== exp/fjord ==
==> flow/design.v <==
module shifter(in, shift, out);
  input [15:0] in;
  input [1:0] shift;
  output reg [15:0] out;
  always @(*) begin
    case(shift)
      2'b00: out = in;   
      2'b01: out = in << 1;   
      2'b10: out = in >> 1;   
      2'b11: out = {in[15], in[15:1]};   
      default: out = {16{1'bx}};    
    endcase
  end
endmodule
module ALU(ain, bin, alu_op, out, status);
  input [15:0] ain, bin;
  input [1:0] alu_op;
  output [15:0] out;
  output [2:0] status;
  ALU_result result(ain, bin, alu_op, out);  
  ALU_status result_status(ain, bin, out, status);  
endmodule
module ALU_result(ain, bin, alu_op, out);
  input [15:0] ain, bin;
  input [1:0] alu_op;
  output reg [15:0] out;
  always @(*) begin
    case(alu_op)
      2'b00: out = ain + bin;   
      2'b01: out = ain - bin;   
      2'b10: out = ain & bin;   
      2'b11: out = ~bin;        
      default: out = {16{1'bx}};   
    endcase
  end
endmodule
module ALU_status(ain, bin, alu_result, status);
  input [15:0] ain, bin, alu_result;
  output [2:0] status;
  assign status = {ain[15] & bin[15] & ~alu_result[15],   
                   alu_result[15],         
                   alu_result == 16'b0};   
endmodule
module Load_enabled_register(clk, load, in, out);
  parameter width = 16;  
  input clk, load;
  input [width-1:0] in;
  output [width-1:0] out; 
  reg [width-1:0] out;  
  wire[width-1:0] next_out = load ? in : out;
  always @(posedge clk) begin
    out <= next_out;   
  end
endmodule
module Decoder(in, out);
  parameter in_width = 3;
  parameter out_width = 8;
  input [in_width-1:0] in;
  output [out_width-1:0] out;
  wire [out_width-1:0] out = 1 << in; 
endmodule
module MUX_2in_binary(in1, in0, select, out);
  parameter width = 16;   
  input [width-1:0] in1, in0;
  input select;
  output reg [width-1:0] out;
  always @(*) begin
    case(select)
      1'b0: out = in0;
      1'b1: out = in1;
      default: out = {width{1'bx}};   
    endcase
  end
endmodule
module MUX_4in_binary(in3, in2, in1, in0, select, out);
  parameter width = 16;   
  input [width-1:0] in3, in2, in1, in0;
  input [1:0] select;
  output reg [width-1:0] out;
  always @(*) begin
    case(select)
      2'b00: out = in0;
      2'b01: out = in1;
      2'b10: out = in2;
      2'b11: out = in3;
      default: out = {width{1'bx}};   
    endcase
  end
endmodule
module MUX_8in(in7, in6, in5, in4, in3, in2, in1, in0, select, out);
  parameter width = 16;  
  input [width-1:0] in7, in6, in5, in4, in3, in2, in1, in0;
  input [7:0] select;
  output reg [width-1:0] out;
  always @(*) begin
    case(select)
      8'b00000001: out = in0;
      8'b00000010: out = in1;
      8'b00000100: out = in2;
      8'b00001000: out = in3;
      8'b00010000: out = in4;
      8'b00100000: out = in5;
      8'b01000000: out = in6;
      8'b10000000: out = in7;
      default: out = {width{1'bx}};  
    endcase
  end
endmodule
module Register_file(clk, data_in, write, writenum, readnum, data_out);
  input clk, write;   
  input [2:0] writenum, readnum;   
  input [15:0] data_in;  
  output [15:0] data_out;  
  wire [7:0] decoded_writenum;
  Decoder #(3, 8) decoder_write(writenum, decoded_writenum);
  wire [15:0] R0, R1, R2, R3, R4, R5, R6, R7; 
  Load_enabled_register #(16) R0_reg(clk, write & decoded_writenum[0], data_in, R0);
  Load_enabled_register #(16) R1_reg(clk, write & decoded_writenum[1], data_in, R1);
  Load_enabled_register #(16) R2_reg(clk, write & decoded_writenum[2], data_in, R2);
  Load_enabled_register #(16) R3_reg(clk, write & decoded_writenum[3], data_in, R3);
  Load_enabled_register #(16) R4_reg(clk, write & decoded_writenum[4], data_in, R4);
  Load_enabled_register #(16) R5_reg(clk, write & decoded_writenum[5], data_in, R5);
  Load_enabled_register #(16) R6_reg(clk, write & decoded_writenum[6], data_in, R6);
  Load_enabled_register #(16) R7_reg(clk, write & decoded_writenum[7], data_in, R7);
  wire [7:0] decoded_readnum;
  Decoder #(3, 8) decoder_read(readnum, decoded_readnum);
  MUX_8in #(16) output_multiplexer(R7, R6, R5, R4, R3, R2, R1, R0, decoded_readnum, data_out);
endmodule
module datapath(clk,  
                readnum, vsel, loada, loadb,   
                shift, asel, bsel, ALUop, loadc, loads, sximm5,  
                writenum, write, sximm8, mdata, PC,  
                status, datapath_out  
              );
   input clk, write, asel, bsel, loada, loadb, loadc, loads;
   input [2:0] readnum, writenum;
   input [1:0] ALUop, shift, vsel;
   input [15:0] mdata, sximm8, sximm5;
   input [7:0] PC;
   output [2:0] status;
   output [15:0] datapath_out;  
   wire [15:0] reg_data_in;   
   wire [15:0] reg_data_out;
   Register_file REGFILE(clk, reg_data_in, write, writenum, readnum, reg_data_out);
   wire [15:0] pipeline_reg_A_out, pipeline_reg_B_out;
   Load_enabled_register #(16) pipeline_reg_A(clk, loada, reg_data_out, pipeline_reg_A_out);
   Load_enabled_register #(16) pipeline_reg_B(clk, loadb, reg_data_out, pipeline_reg_B_out);
   wire [15:0] pipeline_reg_B_out_shifted;
   shifter shift_reg_B(pipeline_reg_B_out, shift, pipeline_reg_B_out_shifted);
   wire [15:0] source_operand_A_out, source_operand_B_out;
   MUX_2in_binary source_operand_A(16'b0, pipeline_reg_A_out, asel, source_operand_A_out);
   MUX_2in_binary source_operand_B(sximm5, pipeline_reg_B_out_shifted, bsel, source_operand_B_out);
   wire [15:0] alu_out;
   wire[2:0] alu_status;
   ALU alu_block(source_operand_A_out, source_operand_B_out, ALUop, alu_out, alu_status);
   Load_enabled_register #(3) status_register(clk, loads, alu_status, status);
   Load_enabled_register #(16) pipeline_reg_C(clk, loadc, alu_out, datapath_out);
   MUX_4in_binary writeback_mux(mdata, sximm8, {8'b0, PC}, datapath_out, vsel, reg_data_in);
endmodule
module vDFF(clk,D,Q);
  parameter n=1;
  input clk;
  input [n-1:0] D;
  output [n-1:0] Q;
  reg [n-1:0] Q;
  always @(posedge clk)
    Q <= D;
endmodule
module cpu(clk,reset,s,load,in,out,N,V,Z,w);
  input clk, reset, s, load;
  input [15:0] in;
  output [15:0] out;
  output N, V, Z, w;
  wire [15:0] inst_reg_out;
  Load_enabled_register #(16) instruction_register(clk, load, in, inst_reg_out);
  wire [2:0] nsel, opcode, readnum, writenum;
  wire [1:0] op, ALUop, shift;
  wire [15:0] sximm5, sximm8;
  Inst_dec instruction_decoder(inst_reg_out, nsel, opcode, op, ALUop, sximm5, sximm8, shift, readnum, writenum);
  wire [1:0] vsel;
  wire loada, loadb, asel, bsel, loadc, loads, write; 
  Controller datapath_controller(clk, s, reset, opcode, op, w, loada, loadb, loadc, loads, asel, bsel, vsel, nsel, write);
  datapath DP(.clk(clk),  
                .readnum(readnum), .vsel(vsel), .loada(loada), .loadb(loadb),   
                .shift(shift), .asel(asel), .bsel(bsel), .ALUop(ALUop), .loadc(loadc), .loads(loads), .sximm5(sximm5),  
                .writenum(writenum), .write(write), .sximm8(sximm8), .mdata(16'b0), .PC(8'b0),  
                .status({V, N, Z}), .datapath_out(out)  
              );
endmodule
module Inst_dec(inst_reg, nsel, opcode, op, ALUop, sximm5, sximm8, shift, readnum, writenum);
  input [15:0] inst_reg;
  input [2:0] nsel;
  output [2:0] opcode, readnum, writenum;
  output [1:0] op, ALUop, shift;
  output [15:0] sximm5, sximm8;
  assign opcode = inst_reg[15:13];
  assign op = inst_reg[12:11];
  assign ALUop = op;  
  assign sximm5 = { {11{inst_reg[4]}}, inst_reg[4:0] };   
  assign sximm8 = { {8{inst_reg[7]}}, inst_reg[7:0] };    
  assign shift = inst_reg[4:3];
  assign readnum = (nsel == 3'b001) ? inst_reg[10:8]   
                 : (nsel == 3'b010) ? inst_reg[7:5]    
                 : (nsel == 3'b100) ? inst_reg[2:0]    
                 : 3'bxxx;
  assign writenum = readnum;
endmodule
module Controller(clk, s, reset, opcode, op, w, loada, loadb, loadc, loads, asel, bsel, vsel, nsel, write);
  input clk, s, reset;
  input [2:0] opcode;
  input [1:0] op;
  output w, loada, loadb, loadc, loads, asel, bsel, write;
  output [2:0] nsel;
  output [1:0] vsel;
  wire [2:0] present_state, next_state;
  wire [2:0] next_state_reset = reset ? 3'b000 : next_state;
  reg [15:0] next;
  vDFF #(3) clk_state(clk, next_state_reset, present_state);
  always @(*) begin
    casex({s, opcode, op, present_state})
      {6'b0xxxxx, 3'b000}: next = {3'b000, 13'b1000000000000};   
      {6'b1xxxxx, 3'b000}: next = {3'b001, 13'b1000000000000};  
      {6'bx11010, 3'b001}: next = {3'b101, 13'b0};  
      {6'bx10101, 3'b001}, {6'bx101x0, 3'b001}: next = {3'b010, 13'b0};  
      {6'bx11000, 3'b001}, {6'bx10111, 3'b001}: next = {3'b011, 13'b0};  
      {6'bxxxxxx, 3'b010}: next = {3'b011, 13'b0100000000010};  
      {6'bxxxxxx, 3'b011}: next = {3'b100, 13'b0010000001000};  
      {6'bx11000, 3'b100}: next = {3'b101, 13'b0001010000000};  
      {6'bx10111, 3'b100}, {6'bx101x0, 3'b100}: next = {3'b101, 13'b0001000000000};  
      {6'bx10101, 3'b100}: next = {3'b000, 13'b0000100000000};  
      {6'bx11010, 3'b101}: next = {3'b000, 13'b0000000100011};  
      {6'bxxxxxx, 3'b101}: next = {3'b000, 13'b0000000000101};  
      default: next = {16{1'bx}};
   endcase
  end
  assign {next_state, w, loada, loadb, loadc, loads, asel, bsel, vsel, nsel, write} = next;
endmodule
==> flow/config.mk <==
export PLATFORM = sky130hd
export DESIGN_NAME = cpu
export DESIGN_NICKNAME = cpu
export VERILOG_FILES = /design/flow/design.v
export SDC_FILE = /design/flow/constraint.sdc
export NUM_CORES = 4
export LEC_CHECK = 0
export ABC_AREA = 0
export CAP_MARGIN = 20
export CORE_MARGIN = 2
export CORE_UTILIZATION = 68
export CTS_CLUSTER_SIZE = 20
export GPL_TIMING_DRIVEN = 1
export MIN_ROUTING_LAYER = met1
export PLACE_DENSITY_LB_ADDON = 0.07
export SETUP_SLACK_MARGIN = 0.53
export SLEW_MARGIN = 20
==> flow/constraint.sdc <==
create_clock -name core_clock -period 3.19 [get_ports {clk}]
set_input_delay 0.6380 -clock core_clock [delete_from_list [all_inputs] [get_ports {clk}]]
set_output_delay 0.6380 -clock core_clock [all_outputs]
set_load 0.01 [all_outputs]
run.sh (not shown) runs the stock make flow with config.mk's settings and CLKGATE_MAP_FILE=.
Status(exp/fjord) = ERROR, stage = 5_1_grt
The inputs of exp/nickel differ from those of exp/fjord as listed below.
Settings: setting TNS_END_PERCENT to 25 for the first time; changing CTS_CLUSTER_SIZE from 20 to 66; changing SETUP_SLACK_MARGIN from 0.53 to -0.36; changing CORE_UTILIZATION from 68 to 67; changing the clock period (ns, I/O delays scaled along) from 3.19 to 3.58.
--- outcome ---
exp/fjord and exp/nickel: no clean run
Status exp/nickel: flow complete, layout not clean - negative setup slack
In the summary table, exp/fjord is marked failed, with error DPL-0038 raised in 5_1_grt.
Die size in exp/nickel is 1.4% above exp/fjord.
Going from exp/fjord to exp/nickel, number of gates resized after CTS fell 178; die width rose 0.72%; buffers inserted during post-CTS setup optimization fell 51.
Diff exp/fjord..exp/nickel | count of state elements after synthesis | unchanged
Where HPWL reported at the end of detailed placement is concerned, exp/fjord is outperformed by exp/nickel.
Cmp exp/fjord and exp/nickel / worst setup timing slack at the placement stage / lower: exp/fjord
Comparing exp/fjord and exp/nickel, the lower core region area was measured on exp/fjord.
Looking at initial cell density of the core, exp/nickel sits 0.52 points below exp/fjord.
What exp/harbor does differently from exp/nickel at the input level:
Settings: a deleted CTS_CLUSTER_SIZE that had been 66; a change of SETUP_SLACK_MARGIN from -0.36 to -0.33; a deleted PLACE_DENSITY_LB_ADDON that had been 0.07; a deleted MIN_ROUTING_LAYER that had been met1; a deleted ABC_AREA that had been 0; a change of CORE_UTILIZATION from 67 to 68; a deleted GPL_TIMING_DRIVEN that had been 1; a deleted TNS_END_PERCENT that had been 25; a change of the clock period (ns, I/O delays scaled along) from 3.58 to 4.02.
--- outcome ---
exp/harbor completed end to end; final checks failed (negative setup slack). Highest clock frequency the design can meet on exp/harbor is down relative to exp/nickel. Net switching share of the total power ended up 0.23 points higher on exp/harbor than on exp/nickel. exp/harbor ends up with higher final RePlAce weighted congestion than exp/nickel does. In the tables for exp/nickel and exp/harbor, core utilization of the finished layout reads lower with exp/harbor. Compared with exp/nickel, exp/harbor shows transition time of the tightest slew-check pin higher by 74 ps. Cmp exp/harbor vs exp/nickel: floorplan die width lower in exp/harbor. Power: exp/harbor draws less than exp/nickel. Per the comparison of exp/harbor with exp/nickel, via density per instance rose by 2.0%, sequential share of layout area up 3.2 points, total routed wirelength now sits lower.
#### Input delta (exp/indigo over exp/harbor)
Settings: an added CTS_CLUSTER_SIZE of 99; an added ABC_AREA of 1; a change of SETUP_SLACK_MARGIN from -0.33 to 0.94; a change of the clock period (ns, I/O delays scaled along) from 4.02 to 3.24.
Notes after the runs:
- Flow for exp/indigo halted at 5_1_grt, error code GRT-0116.
- Re number of top-level design ports: no difference whatsoever between exp/harbor and exp/indigo.
- Compared with exp/harbor, exp/indigo shows a synthesized area that is 0.98% higher.
- Die boundary width sits higher in exp/indigo than in exp/harbor.
Inputs modified between exp/indigo and exp/amber:
Settings: SETUP_SLACK_MARGIN removed (was 0.94); CTS_CLUSTER_SIZE removed (was 99); CORE_UTILIZATION changed from 68 to 72; the clock period (ns, I/O delays scaled along) changed from 3.24 to 7.32.
Findings:
- Between exp/amber and exp/indigo, the difference in number of instances in the synthesized netlist is negligible.
- In exp/amber, post-detailed-placement half-perimeter wirelength is lower than in exp/indigo.
- Across both runs, global placer's final weighted congestion was higher for exp/amber than for exp/indigo.
- Changes observed in exp/amber relative to exp/indigo: width of the die moved down; full die area moved down; number of rows in the core area moved down; number of buffers inserted for hold repair after clock tree synthesis level; share of the core filled by cells before placement moved up.
- Going from exp/indigo to exp/amber, number of instances in the placed design down 6.3%; worst setup timing slack at the placement stage picked up an extra 2160 ps.
- exp/amber closes out successfully: all stages finished, all timing, DRC and antenna checks passed.
--- input diff exp/amber..exp/willow ---
Settings: putting PLACE_DENSITY at 0.35 where nothing was set; putting CTS_CLUSTER_DIAMETER at 397 where nothing was set; putting CTS_CLUSTER_SIZE at 15 where nothing was set; swapping 7.32 for 3.24 in the clock period (ns, I/O delays scaled along).
==> comparison <==
- exp/willow finished all stages; layout check result: FAIL, due to negative setup slack.
- Fraction of area in clock buffers and inverters in exp/willow is 0.27 points below exp/amber.
- Global-route usage: exp/willow vs exp/amber up 8.2 points
- | met3 track demand over resource | lower: exp/amber |
- Relative to exp/amber, critical path depth increased by 11 in exp/willow.
- Delta (exp/willow minus exp/amber): part of the power in combinational logic climbed 7.4 points, power climbed 4.3 mW, worst reg2reg path depth climbed 11, number of buffers inserted by port buffering barely changed.
- As of exp/willow, routed wire length had risen by more than half compared to exp/amber.
- Fmax: higher on exp/willow


// cpu: RTL as listed in full above, without the edits since
Settings: LEC_CHECK=0, ABC_AREA=1, CAP_MARGIN=20, CORE_MARGIN=2, CORE_UTILIZATION=70, CTS_CLUSTER_DIAMETER=27, CTS_CLUSTER_SIZE=66, GPL_TIMING_DRIVEN=1, HOLD_SLACK_MARGIN=-0.1, MIN_ROUTING_LAYER=met1, PLACE_DENSITY_LB_ADDON=0.01, SETUP_SLACK_MARGIN=2.61, SLEW_MARGIN=20; clock period 9.11 ns.
Next try:
CORE_UTILIZATION = 68   (was 70)
CTS_CLUSTER_DIAMETER = not set   (was 27)
CTS_CLUSTER_SIZE = 15   (was 66)
GPL_TIMING_DRIVEN = not set   (was 1)
HOLD_SLACK_MARGIN = not set   (was -0.1)
MIN_ROUTING_LAYER = not set   (was met1)
PLACE_DENSITY_LB_ADDON = not set   (was 0.01)
SETUP_SLACK_MARGIN = not set   (was 2.61)
clock period = 3.24 ns   (was 9.11 ns; I/O delays follow)
After rerunning: With this change the flow ran to the end with violations: setup timing. Cell area rises by about 11%. Setup slack got worse by 3.9 ns. Power rises to 3.0 times its value. Flip-flop count does not change. Sequential power rises to 2.8 times its value. Combinational power rises to 3.9 times its value. Area after synthesis does not change.
Next try:
ABC_AREA = not set   (was 1)
CORE_UTILIZATION = 26   (was 68)
CTS_CLUSTER_SIZE = not set   (was 15)
clock period = 5.73 ns   (was 3.24 ns; I/O delays follow)
Effect: The changed run ran to the end with no violations. Sequential power shrinks by 44%. Power shrinks by 48%. Utilization shrinks by 55 points. First-iteration DRC count shrinks by 53%.
Next try:
CELL_PAD_IN_SITES_GLOBAL_PLACEMENT = 3   (was not set)
CORE_UTILIZATION = 33   (was 26)
clock period = 10.0 ns   (was 5.73 ns; I/O delays follow)
Outcome: Utilization came out higher by 7.6 points; power came out lower by well over a third; register-to-register slack is better by 3.8 ns; global-route usage came out higher by 5.1 points; final area came out lower slightly; worst hold slack is worse by 0.045 ns; die size came out lower by about a fifth; wire length came out higher by roughly a tenth; combinational power came out lower by well over a third; via count came out lower slightly; synthesized area does not change.
Next try:
ABC_AREA = 1   (was not set)
CELL_PAD_IN_SITES_GLOBAL_PLACEMENT = not set   (was 3)
CORE_UTILIZATION = 72   (was 33)
CTS_CLUSTER_DIAMETER = 400   (was not set)
CTS_CLUSTER_SIZE = 98   (was not set)
clock period = 3.34 ns   (was 10.0 ns; I/O delays follow)
What happened: This time the run completed and failed the layout checks on setup timing; combinational power rose to 4.0 times its value; final area rose by 8.2%; clock skew fell by 0.0037 ns; synthesized area rose by 0.98%; setup slack gets worse by 4.6 ns; total power rose to 3.3 times its value; cell count rose by 10%; register-to-register slack gets worse by 5.1 ns; worst hold slack gets worse by 0.0035 ns; non-clock buffer count rose by 78.
Next try:
ABC_AREA = not set   (was 1)
CORE_UTILIZATION = 40   (was 72)
CTS_CLUSTER_DIAMETER = not set   (was 400)
CTS_CLUSTER_SIZE = not set   (was 98)
clock period = 5.73 ns   (was 3.34 ns; I/O delays follow)
After rerunning:
- The changed run went through all stages and came out clean
- combinational power drops by 58%
- routed wire length falls by 27%
- synthesized area shrinks by 0.97%
- die size climbs by 75%
- power falls by 48%
Power figures rest on the tool's default switching activity, not on a simulated workload.
